## flow/run.sh

```bash
#!/bin/bash
# the make line also repeats each setting of config.mk as NAME=value (left out here)
make -C /OpenROAD-flow-scripts/flow DESIGN_CONFIG=/design/flow/config.mk WORK_HOME=/design/flow/orfs CLKGATE_MAP_FILE= finish
```

## flow/config.mk

```make
export PLATFORM = sky130hd
export DESIGN_NAME = bdm
export DESIGN_NICKNAME = bdm
export VERILOG_FILES = /design/flow/design.v
export SDC_FILE = /design/flow/constraint.sdc
export NUM_CORES = 4
export LEC_CHECK = 0
export ABC_AREA = 1
export CAP_MARGIN = 20
export CORE_MARGIN = 2
export CORE_UTILIZATION = 68
export CTS_CLUSTER_SIZE = 14
export SLEW_MARGIN = 20
```

## flow/constraint.sdc

```tcl
create_clock -name core_clock -period 2.44 [get_ports {clk}]
set_input_delay 0.4880 -clock core_clock [delete_from_list [all_inputs] [get_ports {clk}]]
set_output_delay 0.4880 -clock core_clock [all_outputs]
set_load 0.01 [all_outputs]
```

## flow/design.v

```verilog
`timescale 1ns / 1ps
module startup_controller(
	input clk,
	input rst,
	input start,
	input stop,
	output reg mcu_pwr,
	output reg is_sending,
	output reg ready
);
reg is_pulling_low, is_waiting_for_clock, is_waiting_for_bkgd_stable;
reg [15:0] timer;
always @(posedge clk) begin
	if (rst || stop) begin  
		is_pulling_low <= 0;
		is_waiting_for_clock <= 0;
		is_waiting_for_bkgd_stable <= 0;
		is_sending <= 0;
		mcu_pwr <= 0;
		ready <= 1;
	end else if (start) begin
		is_pulling_low <= 1;
		is_sending <= 1;
		timer <= 250;  
		ready <= 0;
	end else if (is_pulling_low) begin
		if (timer == 0) begin
			mcu_pwr <= 1;
			is_pulling_low <= 0;
			is_waiting_for_clock <= 1;
			timer <= 1200;  
		end else begin
			timer <= timer - 1;
		end
	end else if (is_waiting_for_clock) begin
		if (timer == 0) begin
			is_sending <= 0;  
			is_waiting_for_clock <= 0;
			is_waiting_for_bkgd_stable <= 1;
			timer <= 500;  
		end else begin
			timer <= timer - 1;
		end
	end else if (is_waiting_for_bkgd_stable) begin
		if (timer == 0) begin
			is_waiting_for_bkgd_stable <= 0;
			ready <= 1;
		end else begin
			timer <= timer - 1;
		end
	end
end
endmodule
`timescale 1ns / 1ps
module sync_controller(
	input clk,
	input rst,
	input bkgd_in,
	output is_sending,
	input start_sync,
	output [31:0] sync_length,
	output sync_length_is_ready,
	output reg ready,
	output [4:0] debug
);
parameter HIGHTIME = 32'd6500;  
reg [2:0] state;
reg [31:0] sync_count;
assign debug = {2'd0, state};
assign is_sending = state == 1;
assign sync_length = sync_count;
assign sync_length_is_ready = (state != 1) && (state != 4);
always @(posedge clk) begin
	sync_count <= sync_count;
	if (rst) begin
		state <= 0;
		sync_count <= HIGHTIME;  
		ready <= 0;
	end else if (start_sync) begin
		state <= 1;
		sync_count <= HIGHTIME;
		ready <= 0;
	end else if (state == 1) begin
		if (sync_count == 0) begin
			state <= 2;
			sync_count <= 8'h0f;
		end else begin
			sync_count <= sync_count - 1;
		end
	end else if (state == 2) begin
		if (sync_count == 0) begin
			state <= 3;
		end else begin
			sync_count <= sync_count - 1;
		end
	end else if (state == 3) begin
		if (bkgd_in == 0) begin
			state <= 4;
		end
	end else if (state == 4) begin
		if (bkgd_in == 1) begin
			state <= 0;
			ready <= 1;
		end else begin
			sync_count <= sync_count + 1;
		end
	end
end
endmodule
`timescale 1ns / 1ps
module bdc_clk_pulse_generator(
	input clk,
	input rst,
	output bdc_clk_pulse,
	input [31:0] sync_length,
	input set_sync_length
);
reg [15:0] counter;
reg [31:0] target_time;  
reg [31:0] residual;
assign bdc_clk_pulse = counter == 0;
always @(posedge clk) begin
	if (rst) begin
		counter <= 0;
		target_time <= 0;
		residual <= 0;
	end else if (set_sync_length) begin
		target_time <= sync_length;
		residual <= sync_length;
	end else if (counter > residual[31:7]) begin
		counter <= 0;
		residual <= residual[6:0] + target_time;
	end else begin
		counter <= counter + 1;
	end
end
endmodule
`timescale 1ns / 1ps
module bdc_interface(
	input clk,
	input rst,
	output reg is_sending,
	input bkgd_in,
	input tgt_clk_pulse,
	input [7:0] data_in,
	input send_data,
	output reg [7:0] data_out,
	input read_data,
	output ready
);
reg [3:0] state;
reg [7:0] tgt_clk_timer;
reg [7:0] data;
reg [3:0] bitsleft;
assign ready = state == 0 && !read_data && !send_data;
always @(posedge clk) begin
	if (rst) begin
		state <= 0;
		tgt_clk_timer <= 0;
		is_sending <= 0;
	end else if (tgt_clk_timer > 0) begin
		if (tgt_clk_pulse) begin
			tgt_clk_timer <= tgt_clk_timer - 1;
		end
	end else begin
		case (state)
		0: begin
			if (send_data) begin
				state <= 1;
				data <= data_in;
				bitsleft <= 8;
			end else if (read_data) begin
				state <= 3;
				bitsleft <= 8;
			end
		end
		1: begin
			if (bitsleft > 0) begin
				state <= 2;
				is_sending <= 1;
				if (data[7]) begin
					tgt_clk_timer <= 4;
				end else begin
					tgt_clk_timer <= 14;
				end
			end else begin
				state <= 0;
			end
		end
		2: begin
			is_sending <= 0;
			if (data[7]) begin
				tgt_clk_timer <= 14;
			end else begin
				tgt_clk_timer <= 4;
			end
			state <= 1;
			bitsleft <= bitsleft - 1;
			data <= {data[6:0], 1'd0};
		end
		3: begin
			if (bitsleft > 0) begin
				is_sending <= 1;
				tgt_clk_timer <= 3;
				state <= 4;
			end else begin
				data_out <= data;
				state <= 0;
			end
		end
		4: begin
			is_sending <= 0;
			tgt_clk_timer <= 7;
			state <= 5;
		end
		5: begin
			data <= {data[6:0], bkgd_in};
			bitsleft <= bitsleft - 1;
			tgt_clk_timer <= 6;
			state <= 3;
		end
		endcase
	end
end
endmodule
`timescale 1ns / 1ps
module bdm(
	input clk,
	input rst,
	input bkgd_in,
	output bkgd_out,
	output bkgd_is_high_z,
	output mcu_pwr,
	output mcu_vpp,
	input do_read,
	input do_write,
	input do_start_mcu,
	input do_stop_mcu,
	input do_delay,
	input do_echo_test,
	input do_enable_vpp,
	input do_disable_vpp,
	input do_echo_sync_value,
	input do_resync,
	input [7:0] data_in,
	output [7:0] data_out,
	output ready,
	output reg valid,
	output [3:0] debug
);
reg [7:0] echo_data;
wire [31:0] sync_count;
wire sync_is_sending;
wire [4:0] sync_debug;
reg sync_start;
wire sync_ready;
wire startup_start;
reg startup_stop;
wire startup_is_sending, startup_ready;
wire bdc_is_sending, bdc_ready;
wire [7:0] bdc_data_out;
wire bdc_read_data, bdc_send_data;
wire hold_commands_in_reset;
assign hold_commands_in_reset = 1'd0;  
wire bdc_clk_pulse;
reg [3:0] state;
reg [7:0] delay_counter;
startup_controller startup_controller(
	.clk(clk),
	.rst(rst || hold_commands_in_reset),
	.start(startup_start),
	.stop(startup_stop),
	.mcu_pwr(mcu_pwr),
	.is_sending(startup_is_sending),
	.ready(startup_ready)
);
sync_controller sync_controller(
	.clk(clk),
	.rst(rst || hold_commands_in_reset || do_stop_mcu || do_resync),
	.bkgd_in(bkgd_in),
	.is_sending(sync_is_sending),
	.start_sync(sync_start),
	.sync_length(sync_count),
	.sync_length_is_ready(),
	.ready(sync_ready),
	.debug(sync_debug)
);
reg set_bdc_pulse_gen;
bdc_clk_pulse_generator bdc_clk_pulse_generator(
	.clk(clk),
	.rst(rst || hold_commands_in_reset),
	.bdc_clk_pulse(bdc_clk_pulse),
	.sync_length(sync_count),
	.set_sync_length(set_bdc_pulse_gen)
);
bdc_interface bdc_interface(
	.clk(clk),
	.rst(rst || hold_commands_in_reset),
	.is_sending(bdc_is_sending),
	.bkgd_in(bkgd_in),
	.tgt_clk_pulse(bdc_clk_pulse),
	.data_in(data_in),
	.send_data(bdc_send_data),
	.data_out(bdc_data_out),
	.read_data(bdc_read_data),
	.ready(bdc_ready)
);
assign debug = sync_debug; 
assign bkgd_out = 1'd0;
assign bkgd_is_high_z =
	(state == 1 && startup_is_sending) ? 1'd0 :
	(state == 2 && sync_is_sending) ? 1'd0 :
	(state == 3 && bdc_is_sending) ? 1'd0 :
	(state == 4 && bdc_is_sending) ? 1'd0 :
	1'd1;
assign startup_start = state == 0 && do_start_mcu;
assign bdc_read_data = state == 0 && do_read;
assign bdc_send_data = state == 0 && do_write;
assign data_out =
	state == 5 ? echo_data :
	state == 7 ? sync_count[15:8] :
	state == 8 ? sync_count[7:0] :
	bdc_data_out;
assign ready = state == 0 && !do_start_mcu && !do_stop_mcu && !do_read && !do_write && !do_delay && !do_echo_test && !do_echo_sync_value && !do_resync;
reg vpp_enabled;
assign mcu_vpp = vpp_enabled;
always @(posedge clk) begin
	startup_stop <= 0;
	sync_start <= 0;
	set_bdc_pulse_gen <= 0;
	valid <= 0;
	if (rst) begin
		state <= 0;
		vpp_enabled <= 0;
	end else if (state == 0) begin
		if (do_start_mcu) begin
			state <= 1;
		end else if (do_stop_mcu) begin
			startup_stop <= 1;
		end else if (do_read) begin
			state <= 3;
		end else if (do_write) begin
			state <= 4;
		end else if (do_delay) begin
			state <= 6;
			delay_counter <= {data_in, 4'd0};
		end else if (do_echo_test) begin
			state <= 5;
			echo_data <= data_in;
			valid <= 1;
		end else if (do_enable_vpp) begin
			vpp_enabled <= 1;
		end else if (do_disable_vpp) begin
			vpp_enabled <= 0;
		end else if (do_echo_sync_value) begin
			state <= 7;
			valid <= 1;
		end else if (do_resync) begin
			state <= 2;
			sync_start <= 1;
		end
	end else if (state == 1) begin
		if (startup_ready) begin
			state <= 2;
			sync_start <= 1;
		end
	end else if (state == 2) begin
		if (sync_ready) begin
			set_bdc_pulse_gen <= 1;
			state <= 0;
		end
	end else if (state == 3) begin
		if (bdc_ready) begin
			state <= 0;
			valid <= 1;
		end
	end else if (state == 4) begin
		if (bdc_ready) begin
			state <= 0;
		end
	end else if (state == 6) begin
		if (delay_counter == 0) begin
			state <= 0;
		end else begin
			delay_counter <= delay_counter - 1;
		end
	end else if (state == 5) begin
		state <= 0;
	end else if (state == 7) begin
		state <= 8;
		valid <= 1;
	end else if (state == 8) begin
		state <= 0;
	end
end
endmodule
```

==> impl_metrics.ini, run 1 <==
; yosys + openroad results
[status]
status = complete, no violations

[routing]
ant_nets = 0
drt_iter0_drc = 1374
vias = 13400
diodes = 0
routed_wl_mm = 37.9
drc = 0
routed_via_density = 5.87
drt_first_pass_iters = 5
wl_per_cell_um = 16.6

[pwr]
clock_power_share_pct = 38.6
maxPowerGroup = sequential cells
p_seq_uw = 3770
vdd_drop_max_v = 0.000542
power_density_mw_per_mm2 = 629
p_sw_uw = 2850
seqPwrFrac_pct = 40.9
combPwrFrac_pct = 20.4
leakage_uw = 0.00631
powerComb_uw = 1880
clock_power_uw = 3560
switching_share_pct = 30.9
p_total_uw = 9220
p_int_uw = 6370

[logic_synthesis]
syn_inst = 1976
top_cells_by_count = nand2_1, nor2_1, inv_1
yosysMostFrequentCell = nand2_1
ys_sh_simple_pct = 36.8
synth-edff-count = 52
synth.avg_cell_area_sq_um = 6.62
synth_top_area_share_pct = 23.1
synthAoiAreaFrac_pct = 11.7
dominantRegCellSynth = dfxtp_1
top_logic_kind = simple AND/OR/NAND/NOR gates
seq_area_frac_synth_pct = 35.1
yosys_warnings = 5
yosys.area.top_type = dfxtp_1
ys_area_sq_mm = 0.0131
async_reset_ff_share_pct = 0
ys_types = 55
ys_sh_mux_pct = 0
xor_share_pct = 3.82
synth_flop_count = 203
synthTopCellsByArea = dfxtp_1, nand2_1, edfxtp_1
ys_cells = 1976
synth.cell_area_sq_mm = 0.0131
adder_share_pct = 3.41

[sta]
drv_slew = 0
fmax_ghz = 0.420
setup_viol = 0
grt_setup_unrepaired = false
hold_viol_final = 0
finalCritPeriodShare_pct = 97.6
fin_ws_ns = 0.0592
finalCriticalPeriod_ns = 2.38
worst-slew-pin-transition_ns = 0.688
relSlewSlack_pct = 54.1
fin_skew_ns = 0.00913

[worst_setup_path]
r2r.worst_path.cells = 13
r2r-start = bdc_clk_pulse_generator.counter[2]$_SDFFE_PP0N_
r2r_slack_ns = 0.22
cp-start-kind = flop
worst_ep_required_time_ns = 1.95
cp_common_cell = o21ai_0
end_kind = primary output
crit_start = state[8]$_DFF_P_
critPathSlowestCell = dfxtp_1
crit_end = data_out[2]
critPathKind = flop to primary output
crit_buf_inv = 3
crit_fanout = 11
r2r-end = bdc_clk_pulse_generator.residual[1]$_SDFFE_PP0P_
cp_top_family = buffers and inverters
worstPathArrival_ns = 1.89
worst_path_largest_cell_delay_ns = 0.32
cp.depth = 5
crit_chain = clkinv_2 -> buf_4 -> o21ai_0 -> o21ai_0 -> dlygate4sd2_1

[floorplanning]
core_sq_mm = 0.0188
io_pins = 39
die.size.y_um = 143
chipArea_sq_mm = 0.0203
core.rowCount = 50
die_w_um = 143
core_util_floorplan_pct = 69.7

[clock_network]
clk_pin_slew_worst_paths_ns = 0.06
clkSinkCount = 203
cts_tree = built
clk_path_buf_depth = 3
hold_buffers = 0
cts_setup_buffers = 0
cts_root_buf = clkbuf_16
worstSkewPairLatency_ns = 0.53
cts_buffers = 23
htree_levels = 1

[global_routing]
grt_max_degree = 64
antenna_found_initial = 0
grt.total_usage_pct = 37.4
grt-ovfl-total = 0
grt_pass1_wl_mm = 61.4
grt_pass1_vias = 12700

[layout]
fill_cells = 1445
nNetsFinal = 2092
synthToLayoutAreaGrowth_pct = 12.1

[run]
maxCapViolations = 0
tool_warnings = 33

[place]
dp_slack_ns = -0.246
gp_congestion = 0.994
port_buffers = 36
place_hpwl_mm = 27.5

[min_path]
min_path_cells = 2
holdPathEnd = vpp_enabled$_SDFFE_PP0P_
hold_path.class = input port to flop
hp-start = rst
==> area by class of cell <==
cell class	instances	area, sq um	share of cell area (%)
well taps	234	293	2.00
flip-flops and latches	203	4590	31.3
clock buffers	29	608	4.15
clock inverters	12	149	1.02
repair buffers	104	890	6.07
multi-input cells	1485	7300	49.8
inverters	219	828	5.65
==> metrics by stage <==
stage	utilization [%]	instances	setup TNS, ns	cell area, sq um	hold slack (ns)
3_3_place_gp	74.1	2245	-0.265	13900	0.426
3_5_place_dp	74.1	2245	-0.246	13900	0.439
5_1_grt	78.1	2286	0	14700	0.320
6_report	78.1	2286	0	14700	0.301
2_1_floorplan	-	1977	0	13100	0.412
4_1_cts	78.1	2286	0	14700	0.290
==> per-layer routing <==
metal | vias to the layer above | GRT usage [%] | part of all wire (%)
met3 | 129 | 6.30 | 9.1
li1 | 6544 | - | -
met5 | - | 0 | 0
met2 | 675 | 62.5 | 45
met4 | 0 | 15.3 | 4.1
met1 | 6074 | 48.3 | 42
==> repair_timing <==
action | 4_1_cts | 5_1_grt
gates resized | 16 | 9
endpoints found under the hold margin | 0 | 0
endpoints found under the setup margin | 10 | 13
cloned | 0 | 0
==> inputs of run 2 (changes only) <==
Settings changed: ABC_AREA 1 to unset, CORE_UTILIZATION 68 to 66, CTS_CLUSTER_SIZE 14 to unset.
Clock period 2.44 ns to 3.52 ns, I/O delays scaled along.
==> impl_metrics.ini, run 2 <==
; yosys + openroad results
[logic_synthesis]
ys_cells = 1409
synthAoiAreaFrac_pct = 17.3
ys_sh_mux_pct = 3.55
synthTopCellsByArea = dfxtp_1, edfxtp_1, nor2_1
synth-edff-count = 52
async_reset_ff_share_pct = 0
top_cells_by_count = dfxtp_1, nor2_1, nand2_1
top_logic_kind = simple AND/OR/NAND/NOR gates
yosys_warnings = 5
yosys.area.top_type = dfxtp_1
synth.cell_area_sq_mm = 0.0118
synth_top_area_share_pct = 25.6
syn_inst = 1409
xor_share_pct = 5.79
ys_sh_simple_pct = 25.7
adder_share_pct = 3.77
synth.avg_cell_area_sq_um = 8.38
synth_flop_count = 203
dominantRegCellSynth = dfxtp_1
seq_area_frac_synth_pct = 38.8
ys_types = 80
yosysMostFrequentCell = dfxtp_1
ys_area_sq_mm = 0.0118

[clock_network]
clk_pin_slew_worst_paths_ns = 0.06
clk_path_buf_depth = 3
cts_root_buf = clkbuf_16
htree_levels = 1
cts_buffers = 22
cts_setup_buffers = 0
clkSinkCount = 203
hold_buffers = 0
ctsResizeCount = 0
worstSkewPairLatency_ns = 0.52
cts_tree = built

[worst_setup_path]
crit_end = ready
cp_top_family = buffers and inverters
cp-start-kind = input port
r2r-end = sync_controller.sync_count[5]$_SDFFE_PP1P_
r2r-start = sync_controller.sync_count[0]$_SDFFE_PP0P_
critPathKind = input port to primary output
crit_start = do_read
worst_ep_required_time_ns = 2.82
crit_fanout = 4
worst_path_largest_cell_delay_ns = 0.60
crit_chain = clkdlybuf4s50_1 -> or2_2 -> or4_1 -> nor4_1 -> clkdlybuf4s50_1
end_kind = primary output
cp_common_cell = clkdlybuf4s50_1
crit_buf_inv = 2
r2r.worst_path.cells = 8
r2r_slack_ns = 0.34
critPathSlowestCell = clkdlybuf4s50_1
worstPathArrival_ns = 2.71
cp.depth = 5

[global_routing]
grt_pass1_vias = 9899
grt-ovfl-total = 0
grtUsageMet2_pct = 53.5
grt_pass1_wl_mm = 50.0
grt_max_degree = 52
top_usage_layer = met2
antenna_found_initial = 0
grt_use_met1_pct = 44.8
grt.total_usage_pct = 32.9
met3_usage_pct = 5.67

[pwr]
power_density_mw_per_mm2 = 472
p_int_uw = 4380
clock_power_share_pct = 39.1
seqPwrFrac_pct = 42.1
combPwrFrac_pct = 18.8
p_sw_uw = 1850
vdd_drop_max_v = 0.000437
switching_share_pct = 29.7
powerComb_uw = 1170
clock_power_uw = 2440
maxPowerGroup = sequential cells
p_seq_uw = 2620
leakage_uw = 0.00461

[sta]
timing.setup.tns_ns = 0
relSlewSlack_pct = 33.1
finalCriticalPeriod_ns = 3.42
finalCritPeriodShare_pct = 97.1
hold_viol_final = 0
worst-slew-pin-transition_ns = 0.979
fin_skew_ns = 0.0206
setup_viol = 0
drv_slew = 0
fmax_ghz = 0.293
grt_setup_unrepaired = false
fin_ws_ns = 0.101

[routing]
ant_nets = 0
vias = 10800
drc = 0
routed_wl_mm = 31.2
drt_iter0_drc = 883
diodes = 0
routed_via_density = 6.55
drt_first_pass_iters = 6
wl_per_cell_um = 18.9

[min_path]
hp-start = bdc_interface.data[0]$_DFFE_PP_
holdPathEnd = bdc_interface.data_out[0]$_DFFE_PP_
hold_path.class = flop to flop
min_path_cells = 0

[floorplanning]
io_pins = 39
chipArea_sq_mm = 0.0190
die.size.y_um = 138
core_sq_mm = 0.0174
die_w_um = 138
core_util_floorplan_pct = 67.8
core.rowCount = 48

[place]
gp_congestion = 0.907
port_buffers = 36
dp_slack_ns = 0.0896
place_hpwl_mm = 21.7

[status]
status = complete, no violations

[run]
tool_warnings = 33
maxCapViolations = 0

[layout]
synthToLayoutAreaGrowth_pct = 11.6
nNetsFinal = 1471
[run 2: metal layers]
metal / vias up / wire length, um / part of all wire [%]
met4: 0 / 976 / 3.1
met5: - / 0 / 0
met3: 79 / 2380 / 7.6
met1: 5118 / 13500 / 43
met2: 450 / 14400 / 46
li1: 5196 / - / -
[run 2: area by class of cell]
class | instances | area (sq um)
timing repair buffer | 85 | 723
tap | 225 | 282
sequential | 203 | 4590
clock buffer | 32 | 659
fill | 1323 | 4240
multi-input combinational | 1057 | 6650
clock inverter | 8 | 104
inverter | 46 | 173
[run 2: stage by stage]
stage               cell area [sq um]  hold slack [ns]  utilization, %  power [uW]  cells
floorplan                       11800            0.422               -        3510   1410
CTS                             13200            0.447            75.6        6230   1656
global route                    13200            0.460            75.7        6470   1656
detailed placement              12400            0.434            71.3        3820   1616
finish                          13200            0.446            75.7        6220   1656
global placement                12400            0.432            71.3        3790   1616
==> inputs of run 3 (changes only) <==
Settings changed: ABC_AREA set to 1, CELL_PAD_IN_SITES_DETAIL_PLACEMENT set to 2, CELL_PAD_IN_SITES_GLOBAL_PLACEMENT set to 2, CORE_UTILIZATION 66 to 51, CTS_CLUSTER_DIAMETER set to 212, CTS_CLUSTER_SIZE set to 91, GPL_ROUTABILITY_DRIVEN set to 0, GPL_TIMING_DRIVEN set to 0, PLACE_DENSITY_LB_ADDON set to 0.24, SETUP_SLACK_MARGIN set to 1.45, SLEW_MARGIN 20 to 10.
Clock period 3.52 ns to 6.91 ns, I/O delays scaled along.
==> impl_metrics.ini, run 3 <==
; physical design summary
[logic_synthesis]
top_logic_kind = simple AND/OR/NAND/NOR gates
top_cells_by_count = nand2_1, nor2_1, inv_1
ys_sh_simple_pct = 36.8
synth_top_area_share_pct = 23.1
xor_share_pct = 3.82
synth.avg_cell_area_sq_um = 6.62
synthTopCellsByArea = dfxtp_1, nand2_1, edfxtp_1
synth-edff-count = 52
dominantRegCellSynth = dfxtp_1
yosys.area.top_type = dfxtp_1
ys_area_sq_mm = 0.0131
syn_inst = 1976
yosysMostFrequentCell = nand2_1
ys_types = 55
async_reset_ff_share_pct = 0
synthAoiAreaFrac_pct = 11.7
ys_sh_mux_pct = 0
adder_share_pct = 3.41
synth.cell_area_sq_mm = 0.0131
yosys_warnings = 5
synth_flop_count = 203
ys_cells = 1976
seq_area_frac_synth_pct = 35.1

[floorplanning]
core_sq_mm = 0.0252
chipArea_sq_mm = 0.0269
core.rowCount = 58
die_w_um = 164
die.size.y_um = 164
core_util_floorplan_pct = 51.9

[status]
status = did not finish
failed_stage = global placement without I/O (3_1_place_gp_skip_io)
stop_error = [ERROR FLW-0024] Place density exceeds 1.0 (current PLACE_DENSITY_LB_ADDON =  0.24). Please check if the value of  PLACE_DENSITY_LB_ADDON is between 0 and 0.99.
==> inputs of run 4 (changes only) <==
Settings changed: CELL_PAD_IN_SITES_DETAIL_PLACEMENT 2 to 0, CTS_CLUSTER_DIAMETER 212 to 173.
Clock period 6.91 ns to 7.25 ns, I/O delays scaled along.
==> impl_metrics.ini, run 4 <==
; physical design summary
[status]
status = did not finish
stop_error = [ERROR FLW-0024] Place density exceeds 1.0 (current PLACE_DENSITY_LB_ADDON =  0.24). Please check if the value of  PLACE_DENSITY_LB_ADDON is between 0 and 0.99.
failed_stage = global placement without I/O (3_1_place_gp_skip_io)

[logic_synthesis]
synth-edff-count = 52
yosys_warnings = 5
synth_top_area_share_pct = 23.1
async_reset_ff_share_pct = 0
syn_inst = 1976
top_cells_by_count = nand2_1, nor2_1, inv_1
ys_sh_simple_pct = 36.8
ys_cells = 1976
synth.cell_area_sq_mm = 0.0131
top_logic_kind = simple AND/OR/NAND/NOR gates
yosys.area.top_type = dfxtp_1
synthAoiAreaFrac_pct = 11.7
seq_area_frac_synth_pct = 35.1
yosysMostFrequentCell = nand2_1
xor_share_pct = 3.82
ys_types = 55
dominantRegCellSynth = dfxtp_1
synth.avg_cell_area_sq_um = 6.62
synth_flop_count = 203
ys_sh_mux_pct = 0
synthTopCellsByArea = dfxtp_1, nand2_1, edfxtp_1
adder_share_pct = 3.41
ys_area_sq_mm = 0.0131

[floorplanning]
chipArea_sq_mm = 0.0269
core_util_floorplan_pct = 51.9
core.rowCount = 58
die.size.y_um = 164
die_w_um = 164
core_sq_mm = 0.0252
==> inputs of run 5 (changes only) <==
Settings changed: ABC_AREA 1 to 0, CAP_MARGIN 20 to 25, CELL_PAD_IN_SITES_DETAIL_PLACEMENT 0 to 2, CELL_PAD_IN_SITES_GLOBAL_PLACEMENT 2 to unset, CORE_MARGIN 2 to 9, CORE_UTILIZATION 51 to 30, CTS_CLUSTER_DIAMETER 173 to 133, CTS_CLUSTER_SIZE 91 to unset, GPL_ROUTABILITY_DRIVEN 0 to 1, MIN_ROUTING_LAYER set to met2, PLACE_DENSITY set to 0.46, PLACE_DENSITY_LB_ADDON 0.24 to unset, SETUP_SLACK_MARGIN 1.45 to -0.34, SLEW_MARGIN 10 to 30, TNS_END_PERCENT set to 65.
Clock period 7.25 ns to 5.49 ns, I/O delays scaled along.
==> impl_metrics.ini, run 5 <==
; yosys + openroad results
[run]
tool_warnings = 31
maxCapViolations = 0

[logic_synthesis]
dominantRegCellSynth = dfxtp_1
ys_sh_mux_pct = 3.55
async_reset_ff_share_pct = 0
yosysMostFrequentCell = dfxtp_1
seq_area_frac_synth_pct = 38.8
ys_types = 80
ys_area_sq_mm = 0.0118
syn_inst = 1409
synth.avg_cell_area_sq_um = 8.38
ys_cells = 1409
synthAoiAreaFrac_pct = 17.3
synth_top_area_share_pct = 25.6
synth-edff-count = 52
adder_share_pct = 3.77
synth.cell_area_sq_mm = 0.0118
top_cells_by_count = dfxtp_1, nor2_1, nand2_1
synth_flop_count = 203
xor_share_pct = 5.79
top_logic_kind = simple AND/OR/NAND/NOR gates
yosys.area.top_type = dfxtp_1
ys_sh_simple_pct = 25.7
synthTopCellsByArea = dfxtp_1, edfxtp_1, nor2_1
yosys_warnings = 5

[pwr]
p_int_uw = 2880
maxPowerGroup = the clock network
seqPwrFrac_pct = 39.0
p_seq_uw = 1680
vdd_drop_max_v = 0.000235
clock_power_share_pct = 40.6
switching_share_pct = 33.3
clock_power_uw = 1750
p_total_uw = 4320
leakage_uw = 0.00458
combPwrFrac_pct = 20.5
power_density_mw_per_mm2 = 315
p_sw_uw = 1440
powerComb_uw = 885

[worst_setup_path]
r2r_slack_ns = 1.23
crit_chain = clkdlybuf4s50_1 -> or2_2 -> or4_1 -> nor4_1 -> clkdlybuf4s50_1
worst_ep_required_time_ns = 4.39
r2r.worst_path.cells = 9
r2r-start = sync_controller.sync_count[0]$_SDFFE_PP0P_
cp_top_family = buffers and inverters
r2r-end = sync_controller.sync_count[25]$_SDFFE_PP0P_
cp_common_cell = clkdlybuf4s50_1
worstPathArrival_ns = 3.29
crit_start = do_write
critPathKind = input port to primary output
crit_fanout = 5
cp-start-kind = input port
cp.depth = 5
crit_buf_inv = 2
end_kind = primary output
critPathSlowestCell = clkdlybuf4s50_1
worst_path_largest_cell_delay_ns = 0.60
crit_end = ready

[sta]
relSlewSlack_pct = 30.0
hold_viol_final = 0
fmax_ghz = 0.228
finalCritPeriodShare_pct = 79.9
setup_viol = 0
finalCriticalPeriod_ns = 4.38
fin_skew_ns = 0.0287
drv_slew = 0
grt_setup_unrepaired = false
timing.setup.tns_ns = 0
worst-slew-pin-transition_ns = 1.05

[clock_network]
cts_buffers = 26
ctsResizeCount = 0
clk_pin_slew_worst_paths_ns = 0.06
hold_buffers = 0
cts_setup_buffers = 0
worstSkewPairLatency_ns = 0.58
htree_levels = 1
clkSinkCount = 203
cts_root_buf = clkbuf_16
cts_tree = built
clk_path_buf_depth = 3

[floorplanning]
core_util_floorplan_pct = 30.5
die_w_um = 216
core_sq_mm = 0.0387
io_pins = 39
die.size.y_um = 216
chipArea_sq_mm = 0.0468
core.rowCount = 72

[place]
gp_congestion = 0.927
place_hpwl_mm = 34.1
port_buffers = 36

[global_routing]
antenna_found_initial = 0
grt.total_usage_pct = 31.0
grt_pass1_vias = 18300
grt_pass1_wl_mm = 74.9
grt_max_degree = 13
grt-ovfl-total = 0

[status]
status = complete, no violations

[routing]
drt_first_pass_iters = 8
routed_wl_mm = 48.8
drc = 0
ant_nets = 0
vias = 15800
wl_per_cell_um = 24.2
drt_iter0_drc = 2929
routed_via_density = 7.81

[min_path]
hold_path.class = flop to flop
min_path_cells = 0
holdPathEnd = bdc_interface.data_out[6]$_DFFE_PP_
hp-start = bdc_interface.data[6]$_DFFE_PP_

[layout]
synthToLayoutAreaGrowth_pct = 16.2
nNetsFinal = 1533
-- run 5: cell type report --
class | count | area [sq um]
flip-flops and latches | 203 | 4580
clock buffers | 33 | 708
inverters | 46 | 173
multi-input cells | 1057 | 6670
fillers | 4410 | 25000
clock inverters | 15 | 123
diodes | 1 | 2.50
plain buffers | 104 | 433
well taps | 518 | 648
repair buffers | 39 | 380
-- run 5: metal layers --
metal | vias to the layer above | global-route usage [%] | part of all wire, %
met4 | 13 | 6.25 | 9.5
li1 | 5270 | - | -
met5 | - | 11.2 | 0.61
met2 | 4657 | 37.3 | 49
met3 | 538 | 40.0 | 41
met1 | 5273 | - | 0
-- run 5: through the flow --
step	instances	area, sq um	hold slack (ns)	util [%]	setup WS (ns)
2_1_floorplan	1410	11800	0.422	-	2.19
3_3_place_gp	1964	12800	0.436	33.1	0.925
3_5_place_dp	1966	12900	0.433	33.2	0.939
4_1_cts	2014	13700	0.447	35.3	1.15
5_1_grt	2015	13700	0.470	35.4	1.04
6_report	2016	13700	0.443	35.4	1.11
==> inputs of run 6 (changes only) <==
Settings changed: CAP_MARGIN 25 to 5, CELL_PAD_IN_SITES_DETAIL_PLACEMENT 2 to unset, CORE_MARGIN 9 to 2, CORE_UTILIZATION 30 to 72, CTS_CLUSTER_DIAMETER 133 to 96, CTS_CLUSTER_SIZE set to 14, GPL_ROUTABILITY_DRIVEN 1 to unset, GPL_TIMING_DRIVEN 0 to unset, MIN_ROUTING_LAYER met2 to unset, PLACE_DENSITY 0.46 to unset, SETUP_SLACK_MARGIN -0.34 to 0.32, SLEW_MARGIN 30 to 20, TNS_END_PERCENT 65 to unset.
Clock period 5.49 ns to 2.29 ns, I/O delays scaled along.
==> impl_metrics.ini, run 6 <==
; physical design summary
[logic_synthesis]
dominantRegCellSynth = dfxtp_1
xor_share_pct = 5.79
seq_area_frac_synth_pct = 38.8
synthTopCellsByArea = dfxtp_1, edfxtp_1, nor2_1
ys_area_sq_mm = 0.0118
adder_share_pct = 3.77
top_cells_by_count = dfxtp_1, nor2_1, nand2_1
synth_flop_count = 203
synth_top_area_share_pct = 25.6
synthAoiAreaFrac_pct = 17.3
top_logic_kind = simple AND/OR/NAND/NOR gates
synth.cell_area_sq_mm = 0.0118
synth-edff-count = 52
ys_sh_simple_pct = 25.7
async_reset_ff_share_pct = 0
syn_inst = 1409
yosys_warnings = 5
yosysMostFrequentCell = dfxtp_1
ys_types = 80
ys_sh_mux_pct = 3.55
synth.avg_cell_area_sq_um = 8.38
yosys.area.top_type = dfxtp_1
ys_cells = 1409

[place]
placed_cells = 1722
place_hpwl_mm = 25.1
dp_slack_ns = -0.586
place_area_sq_mm = 0.0135
port_buffers = 36
gp_congestion = 0.953

[status]
stop_error = [ERROR DPL-0038] Utilization greater than 100%, impossible to legalize
failed_stage = global routing (5_1_grt)
status = did not finish

[floorplanning]
core_util_floorplan_pct = 74.1
core.rowCount = 46
die_w_um = 132
core_sq_mm = 0.0159
io_pins = 39
chipArea_sq_mm = 0.0174
die.size.y_um = 132

[clock_network]
cts_buffers = 18
cts_root_buf = clkbuf_16
clk_path_buf_depth = 3
htree_levels = 1
clkSinkCount = 203
## run 6: metrics by stage
| stage | TNS, ns | util [%] |
|---|---|---|
| 2_1_floorplan | -9.80 | - |
| 3_3_place_gp | -8.35 | 84.8 |
| 3_5_place_dp | -13.06 | 84.8 |
| 4_1_cts | -12.79 | 93.8 |
## run 6: repair_timing
item,in CTS
cloned,6
pin swaps,64
setup buffers,38
hold buffers,0
gates resized,205
endpoints found under the setup margin,162
==> inputs of run 7 (changes only) <==
Settings changed: ABC_AREA 0 to unset, CAP_MARGIN 5 to 20, CORE_UTILIZATION 72 to 10, CTS_CLUSTER_DIAMETER 96 to unset, CTS_CLUSTER_SIZE 14 to unset, SETUP_SLACK_MARGIN 0.32 to unset.
Clock period 2.29 ns to 6.46 ns, I/O delays scaled along.
==> impl_metrics.ini, run 7 <==
; yosys + openroad results
[global_routing]
grt_pass1_wl_mm = 55.7
grt-ovfl-total = 0
grt_max_degree = 55
grt_pass1_vias = 10100
grt.total_usage_pct = 5.54
antenna_found_initial = 0

[logic_synthesis]
top_cells_by_count = dfxtp_1, nor2_1, nand2_1
yosysMostFrequentCell = dfxtp_1
ys_area_sq_mm = 0.0118
syn_inst = 1409
synth_flop_count = 203
ys_sh_simple_pct = 25.7
ys_sh_mux_pct = 3.55
async_reset_ff_share_pct = 0
synth.avg_cell_area_sq_um = 8.38
adder_share_pct = 3.77
synth.cell_area_sq_mm = 0.0118
yosys_warnings = 5
synth-edff-count = 52
synth_top_area_share_pct = 25.6
xor_share_pct = 5.79
synthTopCellsByArea = dfxtp_1, edfxtp_1, nor2_1
dominantRegCellSynth = dfxtp_1
ys_types = 80
top_logic_kind = simple AND/OR/NAND/NOR gates
seq_area_frac_synth_pct = 38.8
synthAoiAreaFrac_pct = 17.3
ys_cells = 1409
yosys.area.top_type = dfxtp_1

[place]
placed_cells = 2896
port_buffers = 36
gp_congestion = 0.826
place_hpwl_mm = 24.6
dp_slack_ns = 1.74

[layout]
synthToLayoutAreaGrowth_pct = 24.5
fin_util_pct = 12.5
nNetsFinal = 1443
ff_latch_area_sq_mm = 0.00459
fill_cells = 13500
combGateArea_sq_mm = 0.00666
final_cells = 2941

[clock_network]
cts_buffers = 24
clkSinkCount = 203
cts_tree = built
htree_levels = 1
cts_root_buf = clkbuf_16
hold_buffers = 0
clk_pin_slew_worst_paths_ns = 0.06
worstSkewPairLatency_ns = 0.55
ctsResizeCount = 0
clk_path_buf_depth = 3
cts_setup_buffers = 0

[worst_setup_path]
crit_buf_inv = 2
critPathSlowestCell = clkdlybuf4s50_1
crit_fanout = 5
worst_ep_required_time_ns = 5.17
worst_path_largest_cell_delay_ns = 0.59
critPathKind = input port to primary output
crit_start = do_write
r2r-start = sync_controller.sync_count[0]$_SDFFE_PP0P_
r2r_slack_ns = 2.89
cp_top_family = buffers and inverters
worstPathArrival_ns = 3.42
cp_common_cell = clkdlybuf4s50_1
crit_chain = clkdlybuf4s50_1 -> or2_2 -> or4_1 -> nor4_1 -> clkdlybuf4s50_1
cp-start-kind = input port
cp.depth = 5
end_kind = primary output
r2r.worst_path.cells = 8
r2r-end = sync_controller.sync_count[5]$_SDFFE_PP1P_
crit_end = ready

[floorplanning]
die.size.y_um = 348
core.rowCount = 126
chipArea_sq_mm = 0.121
core_sq_mm = 0.118
io_pins = 39
die_w_um = 348
core_util_floorplan_pct = 10.0

[sta]
hold_viol_final = 0
fin_skew_ns = 0.0264
setup_viol = 0
relSlewSlack_pct = 35.4
worst-slew-pin-transition_ns = 0.965
grt_setup_unrepaired = false
finalCriticalPeriod_ns = 4.71
finalCritPeriodShare_pct = 72.9
fin_ws_ns = 1.75
fmax_ghz = 0.212
timing.setup.tns_ns = 0
drv_slew = 0

[pwr]
p_seq_uw = 1430
powerComb_uw = 634
clock_power_uw = 1450
leakage_uw = 0.00452
maxPowerGroup = the clock network
power_density_mw_per_mm2 = 239
combPwrFrac_pct = 18.0
seqPwrFrac_pct = 40.7
clock_power_share_pct = 41.3
switching_share_pct = 29.8
p_int_uw = 2470
p_sw_uw = 1050
vdd_drop_max_v = 0.000221

[routing]
drc = 0
diodes = 0
drt_iter0_drc = 719
vias = 10500
drt_first_pass_iters = 5
wl_per_cell_um = 11.8
ant_nets = 0
routed_wl_mm = 34.6
routed_via_density = 3.57

[min_path]
holdPathEnd = bdc_interface.data_out[2]$_DFFE_PP_
hold_path.class = flop to flop
min_path_cells = 0
hp-start = bdc_interface.data[2]$_DFFE_PP_

[run]
maxCapViolations = 0
tool_warnings = 31

[status]
status = complete, no violations
-- run 7: metrics by stage --
step / power [uW] / area, sq um / hold WS [ns]
final: 3520 / 14700 / 0.431
after global routing: 3700 / 14700 / 0.456
after CTS: 3560 / 14700 / 0.424
after detailed placement: 2090 / 13800 / 0.430
after global placement: 2080 / 13800 / 0.427
after floorplan: 1910 / 11800 / 0.422
-- run 7: cell type report --
cell class | instances | share of cell area (%)
Clock inverter | 11 | 0.834
Multi-Input combinational cell | 1057 | 45.3
Clock buffer | 33 | 5.03
Inverter | 46 | 1.17
Sequential cell | 203 | 31.2
Tap cell | 1536 | 13.1
Timing Repair Buffer | 55 | 3.37
-- run 7: layer usage --
| layer | GRT usage (%) | routed length [um] | vias up | share of wire (%) |
|---|---|---|---|---|
| met2 | 9.35 | 16300 | 293 | 47 |
| met4 | 2.10 | 1010 | 0 | 2.9 |
| met1 | 7.07 | 15500 | 5011 | 45 |
| li1 | - | - | 5138 | - |
| met3 | 0.844 | 1890 | 51 | 5.5 |
| met5 | 0 | 0 | - | 0 |
==> inputs of run 8 (changes only) <==
Settings changed: ABC_AREA set to 0, CAP_MARGIN 20 to 5, CELL_PAD_IN_SITES_GLOBAL_PLACEMENT set to 3, CORE_ASPECT_RATIO set to 0.83, CORE_MARGIN 2 to 5, CORE_UTILIZATION 10 to 51, HOLD_SLACK_MARGIN set to 0.25, MAX_ROUTING_LAYER set to met4, MIN_ROUTING_LAYER set to met2, PLACE_DENSITY set to 0.53, SLEW_MARGIN 20 to 5.
Clock period 6.46 ns to 5.78 ns, I/O delays scaled along.
==> impl_metrics.ini, run 8 <==
; physical design summary
[logic_synthesis]
seq_area_frac_synth_pct = 38.8
yosys_warnings = 5
synth_top_area_share_pct = 25.6
ys_sh_mux_pct = 3.55
async_reset_ff_share_pct = 0
ys_cells = 1409
top_cells_by_count = dfxtp_1, nor2_1, nand2_1
synthTopCellsByArea = dfxtp_1, edfxtp_1, nor2_1
synthAoiAreaFrac_pct = 17.3
ys_area_sq_mm = 0.0118
xor_share_pct = 5.79
adder_share_pct = 3.77
top_logic_kind = simple AND/OR/NAND/NOR gates
ys_sh_simple_pct = 25.7
synth.cell_area_sq_mm = 0.0118
synth.avg_cell_area_sq_um = 8.38
yosys.area.top_type = dfxtp_1
synth-edff-count = 52
synth_flop_count = 203
yosysMostFrequentCell = dfxtp_1
dominantRegCellSynth = dfxtp_1
ys_types = 80
syn_inst = 1409

[floorplanning]
core_util_floorplan_pct = 52.1
die_w_um = 177
core_sq_mm = 0.0226
die.size.y_um = 149
chipArea_sq_mm = 0.0263
core.rowCount = 50

[status]
failed_stage = global placement without I/O (3_1_place_gp_skip_io)
stop_error = [ERROR GPL-0301] Utilization 113.312 % exceeds 100%.
status = did not finish
==> inputs of run 9 (changes only) <==
Settings changed: CAP_MARGIN 5 to 20, CELL_PAD_IN_SITES_GLOBAL_PLACEMENT 3 to unset, CORE_ASPECT_RATIO 0.83 to unset, CORE_MARGIN 5 to 2, CORE_UTILIZATION 51 to 72, CTS_CLUSTER_DIAMETER set to 89, HOLD_SLACK_MARGIN 0.25 to -0.04, MAX_ROUTING_LAYER met4 to unset, MIN_ROUTING_LAYER met2 to unset, PLACE_DENSITY 0.53 to unset, SETUP_SLACK_MARGIN set to 0.32, SLEW_MARGIN 5 to 20.
Clock period 5.78 ns to 2.27 ns, I/O delays scaled along.
==> impl_metrics.ini, run 9 <==
; physical design summary
[floorplanning]
io_pins = 39
die.size.y_um = 132
die_w_um = 132
core_util_floorplan_pct = 74.1
chipArea_sq_mm = 0.0174
core_sq_mm = 0.0159
core.rowCount = 46

[logic_synthesis]
top_cells_by_count = dfxtp_1, nor2_1, nand2_1
synthTopCellsByArea = dfxtp_1, edfxtp_1, nor2_1
ys_cells = 1409
ys_sh_mux_pct = 3.55
syn_inst = 1409
synth_flop_count = 203
synth.cell_area_sq_mm = 0.0118
top_logic_kind = simple AND/OR/NAND/NOR gates
adder_share_pct = 3.77
ys_sh_simple_pct = 25.7
ys_types = 80
async_reset_ff_share_pct = 0
yosysMostFrequentCell = dfxtp_1
synth-edff-count = 52
yosys_warnings = 5
xor_share_pct = 5.79
synthAoiAreaFrac_pct = 17.3
synth.avg_cell_area_sq_um = 8.38
dominantRegCellSynth = dfxtp_1
yosys.area.top_type = dfxtp_1
synth_top_area_share_pct = 25.6
seq_area_frac_synth_pct = 38.8
ys_area_sq_mm = 0.0118

[place]
placed_cells = 1736
gp_congestion = 1.02
place_hpwl_mm = 25.4
place_area_sq_mm = 0.0137
dp_slack_ns = -0.539
port_buffers = 36

[status]
failed_stage = clock tree synthesis (4_1_cts)
stop_error = [ERROR DPL-0033] detailed placement checks failed during check placement.
status = did not finish
==> run 9: through the flow <==
| stage | setup TNS (ns) | hold slack (ns) | total power (uW) | util, % |
|---|---|---|---|---|
| after detailed placement | -14.30 | 0.434 | 6550 | 85.7 |
| after floorplan | -10.41 | 0.422 | 5860 | - |
| after global placement | -10.44 | 0.436 | 6420 | 85.7 |
==> inputs of run 10 (changes only) <==
Settings changed: CAP_MARGIN 20 to 0, CELL_PAD_IN_SITES_DETAIL_PLACEMENT set to 2, CORE_MARGIN 2 to 7, CORE_UTILIZATION 72 to 68, CTS_CLUSTER_DIAMETER 89 to 133, GPL_ROUTABILITY_DRIVEN set to 1, GPL_TIMING_DRIVEN set to 0, HOLD_SLACK_MARGIN -0.04 to unset, MIN_ROUTING_LAYER set to met2, PLACE_DENSITY set to 0.61, SETUP_SLACK_MARGIN 0.32 to unset, SLEW_MARGIN 20 to 30, TNS_END_PERCENT set to 25.
Clock period 2.27 ns to 6.77 ns, I/O delays scaled along.
==> impl_metrics.ini, run 10 <==
; physical design summary
[logic_synthesis]
top_cells_by_count = dfxtp_1, nor2_1, nand2_1
ys_area_sq_mm = 0.0118
top_logic_kind = simple AND/OR/NAND/NOR gates
async_reset_ff_share_pct = 0
xor_share_pct = 5.79
dominantRegCellSynth = dfxtp_1
seq_area_frac_synth_pct = 38.8
synth.avg_cell_area_sq_um = 8.38
ys_sh_simple_pct = 25.7
synthTopCellsByArea = dfxtp_1, edfxtp_1, nor2_1
syn_inst = 1409
synth-edff-count = 52
synthAoiAreaFrac_pct = 17.3
synth_flop_count = 203
yosys.area.top_type = dfxtp_1
adder_share_pct = 3.77
yosys_warnings = 5
synth.cell_area_sq_mm = 0.0118
yosysMostFrequentCell = dfxtp_1
ys_sh_mux_pct = 3.55
ys_types = 80
synth_top_area_share_pct = 25.6
ys_cells = 1409

[status]
failed_stage = detailed placement (3_5_place_dp)
status = did not finish
stop_error = [ERROR DPL-0033] detailed placement checks failed during check placement.

[place]
port_buffers = 36
gp_congestion = 1.01

[floorplanning]
io_pins = 39
core_util_floorplan_pct = 69.0
die_w_um = 146
die.size.y_um = 146
chipArea_sq_mm = 0.0213
core.rowCount = 48
core_sq_mm = 0.0171
==> run 10: per-stage QoR <==
step                    worst slack, ns  area [sq um]  power [uW]  std cells
after floorplan                    2.95         11800        1820       1410
after global placement             1.99         12500        1990       1671
==> inputs of run 11 (changes only) <==
Settings changed: ABC_AREA 0 to unset, CAP_MARGIN 0 to 20, CELL_PAD_IN_SITES_DETAIL_PLACEMENT 2 to unset, CORE_MARGIN 7 to 2, CORE_UTILIZATION 68 to 72, CTS_CLUSTER_DIAMETER 133 to 376, GPL_ROUTABILITY_DRIVEN 1 to unset, GPL_TIMING_DRIVEN 0 to unset, MIN_ROUTING_LAYER met2 to unset, PLACE_DENSITY 0.61 to 0.41, SLEW_MARGIN 30 to 20, TNS_END_PERCENT 25 to unset.
Clock period 6.77 ns to 4.19 ns, I/O delays scaled along.
==> impl_metrics.ini, run 11 <==
; yosys + openroad results
[logic_synthesis]
synth_flop_count = 203
yosysMostFrequentCell = dfxtp_1
xor_share_pct = 5.79
synthTopCellsByArea = dfxtp_1, edfxtp_1, nor2_1
ys_sh_simple_pct = 25.7
yosys_warnings = 5
adder_share_pct = 3.77
synth-edff-count = 52
synth_top_area_share_pct = 25.6
ys_cells = 1409
synth.cell_area_sq_mm = 0.0118
top_cells_by_count = dfxtp_1, nor2_1, nand2_1
ys_types = 80
synthAoiAreaFrac_pct = 17.3
synth.avg_cell_area_sq_um = 8.38
ys_sh_mux_pct = 3.55
ys_area_sq_mm = 0.0118
syn_inst = 1409
yosys.area.top_type = dfxtp_1
seq_area_frac_synth_pct = 38.8
async_reset_ff_share_pct = 0
top_logic_kind = simple AND/OR/NAND/NOR gates
dominantRegCellSynth = dfxtp_1

[pwr]
clock_power_share_pct = 39.8
leakage_uw = 0.00454
p_int_uw = 3810
p_seq_uw = 2200
seqPwrFrac_pct = 41.2
combPwrFrac_pct = 19.0
vdd_drop_max_v = 0.000332
clock_power_uw = 2130
maxPowerGroup = sequential cells
p_sw_uw = 1540
power_density_mw_per_mm2 = 409
p_total_uw = 5350
switching_share_pct = 28.7
powerComb_uw = 1020

[worst_setup_path]
critPathSlowestCell = clkdlybuf4s50_1
critPathKind = input port to primary output
crit_end = ready
cp-start-kind = input port
worstPathArrival_ns = 2.92
crit_start = do_write
r2r_slack_ns = 0.70
worst_path_largest_cell_delay_ns = 0.58
worst_ep_required_time_ns = 3.35
r2r-start = sync_controller.sync_count[0]$_SDFFE_PP0P_
crit_fanout = 5
r2r-end = sync_controller.sync_count[5]$_SDFFE_PP1P_
r2r.worst_path.cells = 8
cp_top_family = buffers and inverters
cp_common_cell = clkdlybuf4s50_1
end_kind = primary output
cp.depth = 5
crit_buf_inv = 2
crit_chain = clkdlybuf4s50_1 -> or2_2 -> or4_1 -> nor4_1 -> clkdlybuf4s50_1

[routing]
routed_wl_mm = 32.3
vias = 11000
drt_first_pass_iters = 6
drc = 0
diodes = 0
routed_via_density = 6.76
ant_nets = 0
drt_iter0_drc = 1337
wl_per_cell_um = 19.8

[clock_network]
cts_root_buf = clkbuf_16
htree_levels = 1
ctsResizeCount = 0
clkSinkCount = 203
clk_pin_slew_worst_paths_ns = 0.06
cts_tree = built
clk_path_buf_depth = 3
hold_buffers = 0
cts_setup_buffers = 0
cts_buffers = 22
worstSkewPairLatency_ns = 0.51

[min_path]
holdPathEnd = bdc_interface.data_out[3]$_DFFE_PP_
hold_path.class = flop to flop
hp-start = bdc_interface.data[3]$_DFFE_PP_
min_path_cells = 0

[status]
status = complete, no violations

[global_routing]
grt_pass1_vias = 10300
antenna_found_initial = 1
grt-ovfl-total = 0
grt_pass1_wl_mm = 51.8
grt.total_usage_pct = 36.0
grt_max_degree = 60

[floorplanning]
die.size.y_um = 132
core_sq_mm = 0.0159
chipArea_sq_mm = 0.0174
core.rowCount = 46
io_pins = 39
core_util_floorplan_pct = 74.1
die_w_um = 132

[sta]
relSlewSlack_pct = 35.1
fmax_ghz = 0.266
finalCriticalPeriod_ns = 3.76
timing.setup.tns_ns = 0
grt_setup_unrepaired = false
setup_viol = 0
fin_skew_ns = 0.0114
worst-slew-pin-transition_ns = 0.971
hold_viol_final = 0
finalCritPeriodShare_pct = 89.8
drv_slew = 0

[place]
gp_congestion = 0.981
place_hpwl_mm = 22.2
port_buffers = 36
placed_cells = 1590
place_area_sq_mm = 0.0123

[layout]
combGateArea_sq_mm = 0.00665
nNetsFinal = 1454
final_cells = 1629
synthToLayoutAreaGrowth_pct = 10.7
design_area_sq_mm = 0.0131
fill_cells = 1058
ff_latch_area_sq_mm = 0.00459

[run]
tool_warnings = 33
maxCapViolations = 0
[run 11: layout make-up]
| type | instances | share of cell area, % |
|---|---|---|
| inverters | 46 | 1.32 |
| repair buffers | 68 | 4.56 |
| well taps | 216 | 2.07 |
| flip-flops and latches | 203 | 35.1 |
| clock inverters | 8 | 1.09 |
| multi-input cells | 1057 | 50.9 |
| clock buffers | 31 | 5.02 |
[run 11: metrics by stage]
stage	hold WS [ns]	utilization [%]	setup slack (ns)
2_1_floorplan	0.422	-	1.04
3_3_place_gp	0.434	76.9	0.484
3_5_place_dp	0.437	77.0	0.456
4_1_cts	0.459	82.0	0.435
5_1_grt	0.480	82.0	0.280
6_report	0.458	82.0	0.429
[run 11: metal layers]
| metal | track usage [%] | wire length, um |
|---|---|---|
| met1 | 47.7 | 12900 |
| met2 | 57.8 | 14700 |
| met3 | 7.04 | 3290 |
| met4 | 15.8 | 1350 |
| met5 | 0 | 16 |
==> inputs of run 12 (changes only) <==
Settings changed: ABC_AREA set to 0, CAP_MARGIN 20 to 0, CORE_UTILIZATION 72 to 65, CTS_CLUSTER_DIAMETER 376 to 133, GPL_ROUTABILITY_DRIVEN set to 1, GPL_TIMING_DRIVEN set to 1, PLACE_DENSITY 0.41 to 0.61, SETUP_SLACK_MARGIN set to -0.24, SLEW_MARGIN 20 to 30, TNS_END_PERCENT set to 55.
Clock period 4.19 ns to 3.66 ns, I/O delays scaled along.
==> impl_metrics.ini, run 12 <==
; yosys + openroad results
[clock_network]
ctsResizeCount = 0
hold_buffers = 0
clk_pin_slew_worst_paths_ns = 0.06
worstSkewPairLatency_ns = 0.51
htree_levels = 1
cts_root_buf = clkbuf_16
cts_setup_buffers = 0
cts_tree = built
clk_path_buf_depth = 3
cts_buffers = 22
clkSinkCount = 203

[logic_synthesis]
synth.avg_cell_area_sq_um = 8.38
ys_sh_simple_pct = 25.7
yosysMostFrequentCell = dfxtp_1
yosys_warnings = 5
ys_types = 80
ys_sh_mux_pct = 3.55
ys_area_sq_mm = 0.0118
top_logic_kind = simple AND/OR/NAND/NOR gates
ys_cells = 1409
synthTopCellsByArea = dfxtp_1, edfxtp_1, nor2_1
synth-edff-count = 52
syn_inst = 1409
dominantRegCellSynth = dfxtp_1
adder_share_pct = 3.77
synth_top_area_share_pct = 25.6
seq_area_frac_synth_pct = 38.8
synth_flop_count = 203
async_reset_ff_share_pct = 0
yosys.area.top_type = dfxtp_1
synth.cell_area_sq_mm = 0.0118
top_cells_by_count = dfxtp_1, nor2_1, nand2_1
xor_share_pct = 5.79
synthAoiAreaFrac_pct = 17.3

[sta]
timing.setup.tns_ns = 0
grt_setup_unrepaired = false
drv_slew = 0
relSlewSlack_pct = 34.2
hold_viol_final = 0
fin_ws_ns = 0.132
fmax_ghz = 0.283
finalCriticalPeriod_ns = 3.53
fin_skew_ns = 0.0118
worst-slew-pin-transition_ns = 0.983
finalCritPeriodShare_pct = 96.4
setup_viol = 0
whs_ns = 0.450

[worst_setup_path]
r2r_slack_ns = 0.50
crit_chain = clkdlybuf4s50_1 -> or2_2 -> or4_1 -> nor4_1 -> clkdlybuf4s50_1
r2r-end = sync_controller.sync_count[5]$_SDFFE_PP1P_
cp_top_family = buffers and inverters
critPathKind = input port to primary output
cp.depth = 5
crit_fanout = 4
crit_buf_inv = 2
worstPathArrival_ns = 2.80
critPathSlowestCell = clkdlybuf4s50_1
crit_start = do_read
r2r.worst_path.cells = 8
worst_path_largest_cell_delay_ns = 0.59
worst_ep_required_time_ns = 2.93
crit_end = ready
r2r-start = sync_controller.sync_count[0]$_SDFFE_PP0P_
end_kind = primary output
cp-start-kind = input port
cp_common_cell = clkdlybuf4s50_1

[layout]
fill_cells = 1436
synthToLayoutAreaGrowth_pct = 11.4
nNetsFinal = 1469

[pwr]
maxPowerGroup = sequential cells
p_total_uw = 5950
power_density_mw_per_mm2 = 452
leakage_uw = 0.00460
vdd_drop_max_v = 0.000481
clock_power_uw = 2310
p_int_uw = 4220
powerComb_uw = 1120
combPwrFrac_pct = 18.8
switching_share_pct = 29.1
clock_power_share_pct = 38.9
p_seq_uw = 2520
seqPwrFrac_pct = 42.3
p_sw_uw = 1730

[routing]
routed_via_density = 6.59
ant_nets = 0
drc = 0
routed_wl_mm = 32.6
diodes = 0
vias = 10900
drt_iter0_drc = 1219
drt_first_pass_iters = 5
wl_per_cell_um = 19.6

[global_routing]
antenna_found_initial = 0
grt_max_degree = 49
grt_pass1_wl_mm = 52.9
grt-ovfl-total = 0
grt.total_usage_pct = 33.2
grt_pass1_vias = 10200

[floorplanning]
die_w_um = 139
chipArea_sq_mm = 0.0193
die.size.y_um = 139
core_util_floorplan_pct = 66.0
core.rowCount = 49
core_sq_mm = 0.0179
io_pins = 39

[place]
gp_congestion = 0.954
port_buffers = 36
dp_slack_ns = 0.150
place_hpwl_mm = 22.7

[min_path]
hold_path.class = flop to flop
min_path_cells = 0
holdPathEnd = bdc_interface.data_out[0]$_DFFE_PP_
hp-start = bdc_interface.data[0]$_DFFE_PP_

[status]
status = complete, no violations

[run]
tool_warnings = 33
maxCapViolations = 0
## run 12: per-stage QoR
step | utilization (%) | area (sq um) | instances
2_1_floorplan | - | 11800 | 1410
3_3_place_gp | 69.3 | 12400 | 1618
3_5_place_dp | 69.3 | 12400 | 1618
4_1_cts | 73.5 | 13200 | 1658
5_1_grt | 73.5 | 13200 | 1658
6_report | 73.5 | 13200 | 1658
## run 12: final cells by class
| class | count | area [sq um] | share of cell area [%] |
|---|---|---|---|
| clock inverters | 6 | 80.1 | 0.609 |
| flip-flops and latches | 203 | 4590 | 34.8 |
| repair buffers | 83 | 708 | 5.38 |
| clock buffers | 34 | 677 | 5.14 |
| multi-input cells | 1057 | 6650 | 50.5 |
| inverters | 46 | 173 | 1.31 |
| well taps | 229 | 287 | 2.18 |
## run 12: routing by layer
| layer | up-vias | global-route usage (%) | wire (um) | share of wire (%) |
|---|---|---|---|---|
| li1 | 5196 | - | - | - |
| met1 | 5164 | 48.5 | 14700 | 45 |
| met2 | 498 | 51.3 | 14300 | 44 |
| met3 | 65 | 5.35 | 2690 | 8.3 |
| met4 | 0 | 9.41 | 829 | 2.5 |
| met5 | - | 0 | 0 | 0 |
==> inputs of run 13 (changes only) <==
Settings changed: CELL_PAD_IN_SITES_DETAIL_PLACEMENT set to 2, CORE_MARGIN 2 to 7, CORE_UTILIZATION 65 to 30, MIN_ROUTING_LAYER set to met2, PLACE_DENSITY 0.61 to 0.46, SETUP_SLACK_MARGIN -0.24 to -0.34, TNS_END_PERCENT 55 to 65.
Clock period 3.66 ns to 5.49 ns, I/O delays scaled along.
==> impl_metrics.ini, run 13 <==
; yosys + openroad results
[routing]
routed_via_density = 7.75
drc = 0
drt_iter0_drc = 2260
drt_first_pass_iters = 6
routed_wl_mm = 42.6
vias = 15000
ant_nets = 0
wl_per_cell_um = 22.1

[sta]
timing.setup.tns_ns = 0
finalCriticalPeriod_ns = 4.33
fin_skew_ns = 0.0187
hold_viol_final = 0
grt_setup_unrepaired = false
fmax_ghz = 0.231
finalCritPeriodShare_pct = 79.0
setup_viol = 0
relSlewSlack_pct = 35.0
drv_slew = 0
worst-slew-pin-transition_ns = 0.971

[worst_setup_path]
cp_common_cell = clkdlybuf4s50_1
cp.depth = 5
r2r-start = sync_controller.sync_count[0]$_SDFFE_PP0P_
crit_buf_inv = 2
crit_start = do_write
crit_chain = clkdlybuf4s50_1 -> or2_2 -> or4_1 -> nor4_1 -> clkdlybuf4s50_1
crit_end = ready
critPathKind = input port to primary output
r2r_slack_ns = 1.73
worst_ep_required_time_ns = 4.39
end_kind = primary output
cp_top_family = buffers and inverters
critPathSlowestCell = clkdlybuf4s50_1
cp-start-kind = input port
r2r-end = sync_controller.sync_count[5]$_SDFFE_PP1P_
worstPathArrival_ns = 3.24
crit_fanout = 5
r2r.worst_path.cells = 8
worst_path_largest_cell_delay_ns = 0.60

[logic_synthesis]
dominantRegCellSynth = dfxtp_1
ys_area_sq_mm = 0.0118
synth.cell_area_sq_mm = 0.0118
yosys.area.top_type = dfxtp_1
ys_sh_mux_pct = 3.55
adder_share_pct = 3.77
ys_cells = 1409
synthTopCellsByArea = dfxtp_1, edfxtp_1, nor2_1
yosysMostFrequentCell = dfxtp_1
top_cells_by_count = dfxtp_1, nor2_1, nand2_1
synth_top_area_share_pct = 25.6
seq_area_frac_synth_pct = 38.8
syn_inst = 1409
xor_share_pct = 5.79
synth_flop_count = 203
synth-edff-count = 52
synth.avg_cell_area_sq_um = 8.38
async_reset_ff_share_pct = 0
ys_types = 80
top_logic_kind = simple AND/OR/NAND/NOR gates
ys_sh_simple_pct = 25.7
yosys_warnings = 5
synthAoiAreaFrac_pct = 17.3

[floorplanning]
core.rowCount = 72
io_pins = 39
core_util_floorplan_pct = 30.5
die_w_um = 212
die.size.y_um = 212
core_sq_mm = 0.0387
chipArea_sq_mm = 0.0451

[pwr]
leakage_uw = 0.00450
powerComb_uw = 817
combPwrFrac_pct = 19.5
clock_power_share_pct = 40.1
p_seq_uw = 1690
p_int_uw = 2830
clock_power_uw = 1680
p_sw_uw = 1350
vdd_drop_max_v = 0.000231
seqPwrFrac_pct = 40.4
power_density_mw_per_mm2 = 312
maxPowerGroup = sequential cells
switching_share_pct = 32.3

[place]
port_buffers = 36
gp_congestion = 0.910
place_area_sq_mm = 0.0126
place_hpwl_mm = 29.5

[clock_network]
ctsResizeCount = 0
hold_buffers = 0
cts_setup_buffers = 0
cts_root_buf = clkbuf_16
cts_buffers = 26
worstSkewPairLatency_ns = 0.56
cts_tree = built
clk_pin_slew_worst_paths_ns = 0.06
htree_levels = 1
clk_path_buf_depth = 3
clkSinkCount = 203

[min_path]
min_path_cells = 0
hp-start = bdc_interface.data[1]$_DFFE_PP_
holdPathEnd = bdc_interface.data_out[1]$_DFFE_PP_
hold_path.class = flop to flop

[run]
tool_warnings = 31
maxCapViolations = 0

[layout]
nNetsFinal = 1445
design_area_sq_mm = 0.0134
synthToLayoutAreaGrowth_pct = 13.6
ff_latch_area_sq_mm = 0.00459
combGateArea_sq_mm = 0.00669
fill_cells = 4399

[global_routing]
grt_pass1_wl_mm = 67.4
grt_pass1_vias = 17300
grt_max_degree = 64
grt.total_usage_pct = 28.1
antenna_found_initial = 0
grt-ovfl-total = 0

[status]
status = complete, no violations
[run 13: metrics by stage]
stage / util [%] / instances / power, uW / setup slack (ns) / hold WS (ns)
5_1_grt: 34.6 / 1926 / 4380 / 1.04 / 0.462
3_5_place_dp: 32.5 / 1879 / 2510 / 1.18 / 0.436
4_1_cts: 34.5 / 1926 / 4180 / 1.15 / 0.450
6_report: 34.6 / 1930 / 4180 / 1.16 / 0.451
2_1_floorplan: - / 1410 / 2250 / 2.19 / 0.422
3_3_place_gp: 32.4 / 1879 / 2460 / 1.20 / 0.435
[run 13: metal layers]
| layer | vias to the layer above | share of wire, % | track usage (%) |
|---|---|---|---|
| li1 | 5096 | - | - |
| met1 | 5099 | 0 | - |
| met2 | 4366 | 53 | 35.3 |
| met3 | 381 | 40 | 36.7 |
| met4 | 14 | 6.5 | 4.28 |
| met5 | - | 0.65 | 6.56 |
[run 13: cell type report]
type,count,area share (%)
tap,518,4.83
clock buffer,36,5.36
timing repair buffer,55,3.71
inverter,46,1.29
sequential,203,34.2
multi-input combinational,1057,49.9
antenna,4,0.0746
clock inverter,11,0.653
==> inputs of run 14 (changes only) <==
Settings changed: ABC_AREA 0 to 1, CELL_PAD_IN_SITES_DETAIL_PLACEMENT 2 to unset, CORE_MARGIN 7 to 2, CORE_UTILIZATION 30 to 72, MIN_ROUTING_LAYER met2 to unset, PLACE_DENSITY 0.46 to 0.61, SETUP_SLACK_MARGIN -0.34 to -0.24, TNS_END_PERCENT 65 to 55.
Clock period 5.49 ns to 2.97 ns, I/O delays scaled along.
==> impl_metrics.ini, run 14 <==
; yosys + openroad results
[status]
status = failed layout checks
failed_checks = setup timing

[layout]
final_cells = 2252
nNetsFinal = 2062
fill_cells = 1244
design_area_sq_mm = 0.0144
fin_util_pct = 80.6
synthToLayoutAreaGrowth_pct = 10.3

[min_path]
min_path_cells = 2
hold_path.class = input port to flop
hp-start = rst
holdPathEnd = state[1]$_DFF_P_

[logic_synthesis]
synthAoiAreaFrac_pct = 11.7
adder_share_pct = 3.41
seq_area_frac_synth_pct = 35.1
synth_top_area_share_pct = 23.1
ys_sh_simple_pct = 36.8
ys_area_sq_mm = 0.0131
async_reset_ff_share_pct = 0
synth-edff-count = 52
dominantRegCellSynth = dfxtp_1
yosys.area.top_type = dfxtp_1
ys_cells = 1976
syn_inst = 1976
xor_share_pct = 3.82
synth.cell_area_sq_mm = 0.0131
synth_flop_count = 203
ys_types = 55
top_logic_kind = simple AND/OR/NAND/NOR gates
synth.avg_cell_area_sq_um = 6.62
synthTopCellsByArea = dfxtp_1, nand2_1, edfxtp_1
yosys_warnings = 5
top_cells_by_count = nand2_1, nor2_1, inv_1
yosysMostFrequentCell = nand2_1
ys_sh_mux_pct = 0

[routing]
vias = 13500
diodes = 0
ant_nets = 0
drt_iter0_drc = 1425
drt_first_pass_iters = 5
drc = 0
routed_wl_mm = 38.8
routed_via_density = 6.01
wl_per_cell_um = 17.2

[floorplanning]
io_pins = 39
chipArea_sq_mm = 0.0193
die.size.y_um = 139
die_w_um = 139
core_util_floorplan_pct = 73.0
core_sq_mm = 0.0179
core.rowCount = 49

[pwr]
p_seq_uw = 3100
p_sw_uw = 2350
combPwrFrac_pct = 19.9
maxPowerGroup = sequential cells
vdd_drop_max_v = 0.000653
powerComb_uw = 1510
power_density_mw_per_mm2 = 525
p_int_uw = 5210
leakage_uw = 0.00613
switching_share_pct = 31.1
seqPwrFrac_pct = 40.9
clock_power_uw = 2960
clock_power_share_pct = 39.2

[worst_setup_path]
critPathKind = flop to primary output
cp-start-kind = flop
r2r-start = sync_controller.sync_count[0]$_SDFFE_PP0P_
r2r-end = sync_controller.sync_count[30]$_SDFFE_PP0P_
crit_chain = clkinv_1 -> o211ai_1 -> o21ai_0 -> o21ai_0 -> clkdlybuf4s50_1
cp.depth = 5
cp_top_family = buffers and inverters
worst_path_largest_cell_delay_ns = 0.59
crit_buf_inv = 2
worst_ep_required_time_ns = 2.38
critPathSlowestCell = clkdlybuf4s50_1
worstPathArrival_ns = 2.46
end_kind = primary output
cp_common_cell = o21ai_0
crit_start = state[1]$_DFF_P_
crit_fanout = 17
r2r_slack_ns = 0.36
r2r.worst_path.cells = 10
crit_end = data_out[4]

[run]
maxCapViolations = 0
tool_warnings = 33

[sta]
worst-slew-pin-transition_ns = 0.762
hold_viol_final = 0
fmax_ghz = 0.327
whs_ns = 0.386
finalCritPeriodShare_pct = 103
finalCriticalPeriod_ns = 3.05
timing.setup.tns_ns = -0.364
fin_skew_ns = 0.0218
relSlewSlack_pct = 49.2
fin_ws_ns = -0.0845
drv_slew = 0
setup_viol = 7

[place]
place_area_sq_mm = 0.0136
placed_cells = 2210
gp_congestion = 0.996
place_hpwl_mm = 27.5
port_buffers = 36

[global_routing]
grt.total_usage_pct = 39.4
grt_pass1_vias = 13100
grt_max_degree = 70
antenna_found_initial = 0
grt-ovfl-total = 0
grt_pass1_wl_mm = 62.9

[clock_network]
cts_tree = built
clk_path_buf_depth = 3
cts_root_buf = clkbuf_16
worstSkewPairLatency_ns = 0.52
ctsResizeCount = 0
hold_buffers = 0
cts_buffers = 23
clk_pin_slew_worst_paths_ns = 0.06
clkSinkCount = 203
cts_setup_buffers = 0
htree_levels = 1
[run 14: per-stage QoR]
step                power (uW)  worst slack [ns]
finish                    7570           -0.0845
global placement          4510            0.0805
global route              7830            -0.228
floorplan                 4180             0.732
CTS                       7530           -0.0304
detailed placement        4580            0.0611
[run 14: cell type report]
| cell class | instances | area, sq um | share of cell area (%) |
|---|---|---|---|
| Tap cell | 229 | 287 | 1.99 |
| Inverter | 219 | 822 | 5.70 |
| Multi-Input combinational cell | 1485 | 7300 | 50.6 |
| Sequential cell | 203 | 4580 | 31.8 |
| Clock inverter | 13 | 160 | 1.11 |
| Clock buffer | 29 | 618 | 4.29 |
| Timing Repair Buffer | 74 | 653 | 4.53 |
[run 14: layer usage]
layer | routed length [um] | vias to the layer above | GRT usage, %
met4 | 2350 | 0 | 21.4
met1 | 15200 | 6094 | 50.4
met3 | 3590 | 191 | 6.28
li1 | - | 6465 | -
met5 | 0 | - | 0
met2 | 17700 | 789 | 64.4
Power is estimated from default activity; no workload was simulated.
